raven:
// Attention_top
module Attention_top #(
    parameter INPUT_WIDTH = 8,
    parameter NUM_CODE_WIDTH = 5,
    parameter MATRIX_SIZE = 3,
    parameter ADDR_WIDTH = $clog2(MATRIX_SIZE**2<<2),
    parameter OUTPUT_WIDTH = $clog2(MATRIX_SIZE*(2**INPUT_WIDTH))-1
)(
    input clk,
    input reset_n,
    input start,
    input softmax_req,DATA_write_EN,
    input  [INPUT_WIDTH*MATRIX_SIZE-1:0] Q_INPUT,
    input [INPUT_WIDTH*MATRIX_SIZE-1:0] MATRIX_INPUT,
    output reg [MATRIX_SIZE*OUTPUT_WIDTH-1:0] Output_RESULT,
    input output_req
);
wire [ADDR_WIDTH-1:0] Q_S_addr, write_addr;
wire [MATRIX_SIZE*OUTPUT_WIDTH-1:0] QK_RESULT;
wire write_enable;
wire job_start;
wire [INPUT_WIDTH*MATRIX_SIZE*MATRIX_SIZE-1:0] MATRIX_OUTPUT;
wire [OUTPUT_WIDTH*MATRIX_SIZE-1:0] output_buffer_READ_VALUE;
wire [INPUT_WIDTH*MATRIX_SIZE-1:0] Q_S_date;
wire K_V_read_EN;
wire Q_S_read_EN;
reg output_buffer_READ_EN;
reg [ADDR_WIDTH-1:0] output_buffer_READ_ADDR;
reg [ADDR_WIDTH-1:0] output_READ_ADDR;
    Array_control #(
        .INPUT_WIDTH(INPUT_WIDTH),
        .NUM_CODE_WIDTH(NUM_CODE_WIDTH),
        .MATRIX_SIZE(MATRIX_SIZE),
        .ADDR_WIDTH(ADDR_WIDTH),
        .OUTPUT_WIDTH(OUTPUT_WIDTH)
    ) array_control_inst (
        .start(start),
        .clk(clk),
        .reset_n(reset_n),
        .buffer_input_q(Q_S_date),
        .buffer_input_k(MATRIX_OUTPUT),
  ...
For scale: ~6500 cells after synthesis, roughly 1200 flip-flops, roughly 81 I/O pins, about 58000 um^2 of cells after synthesis.
==> flow/config.mk <==
export PLATFORM = sky130hd
export DESIGN_NAME = Attention_top
export DESIGN_NICKNAME = Attention_top
export VERILOG_FILES = /design/flow/design.v
export SDC_FILE = /design/flow/constraint.sdc
export NUM_CORES = 4
export LEC_CHECK = 0
export ABC_AREA = 1
export CAP_MARGIN = 15
export CELL_PAD_IN_SITES_DETAIL_PLACEMENT = 0
export CELL_PAD_IN_SITES_GLOBAL_PLACEMENT = 0
export CORE_MARGIN = 2
export CORE_UTILIZATION = 72
export CTS_CLUSTER_SIZE = 14
export HOLD_SLACK_MARGIN = 0.12
export MIN_ROUTING_LAYER = met1
export PLACE_DENSITY_LB_ADDON = 0.13
export SETUP_SLACK_MARGIN = -0.43
export SLEW_MARGIN = 20
export TNS_END_PERCENT = 5
==> flow/constraint.sdc <==
create_clock -name core_clock -period 4.43 [get_ports {clk}]
set_input_delay 0.8860 -clock core_clock [delete_from_list [all_inputs] [get_ports {clk}]]
set_output_delay 0.8860 -clock core_clock [all_outputs]
set_load 0.01 [all_outputs]
run.sh (not shown) runs the stock make flow with config.mk's settings and CLKGATE_MAP_FILE=.
Modified inputs, juniper compared to raven
- HOLD_SLACK_MARGIN no longer set, was 0.12
- SETUP_SLACK_MARGIN no longer set, was -0.43
- CELL_PAD_IN_SITES_DETAIL_PLACEMENT no longer set, was 0
- ABC_AREA no longer set, was 1
- CELL_PAD_IN_SITES_GLOBAL_PLACEMENT no longer set, was 0
- PLACE_DENSITY_LB_ADDON no longer set, was 0.13
- CAP_MARGIN now 20, was 15
- MIN_ROUTING_LAYER no longer set, was met1
- CTS_CLUSTER_SIZE no longer set, was 14
- TNS_END_PERCENT no longer set, was 5
- CORE_UTILIZATION now 37, was 72
- the clock period (ns, I/O delays scaled along) now 4.14, was 4.43
==> results <==
In summary, juniper completed successfully, with a layout that passed the timing, design-rule and antenna checks. juniper vs raven: global-route wire length before repair down. Sort juniper and raven by critical path data required time, ascending, and juniper comes first. Compared with raven, juniper shows a lower met1 track utilization from global routing. Total of plain and repair buffers excluding clock buffers went up by more than a quarter going from raven to juniper. Via count of the first global-routing pass is higher on raven. Comparing raven with juniper, the chip area line of the yosys report came out essentially unchanged. Of juniper and raven, the run reporting the lower worst clock skew on the final layout was juniper. After synthesis and placement, the instance count of juniper is below that of raven. Diff raven -> juniper | mean area per synthesized cell | up by more than 10%.
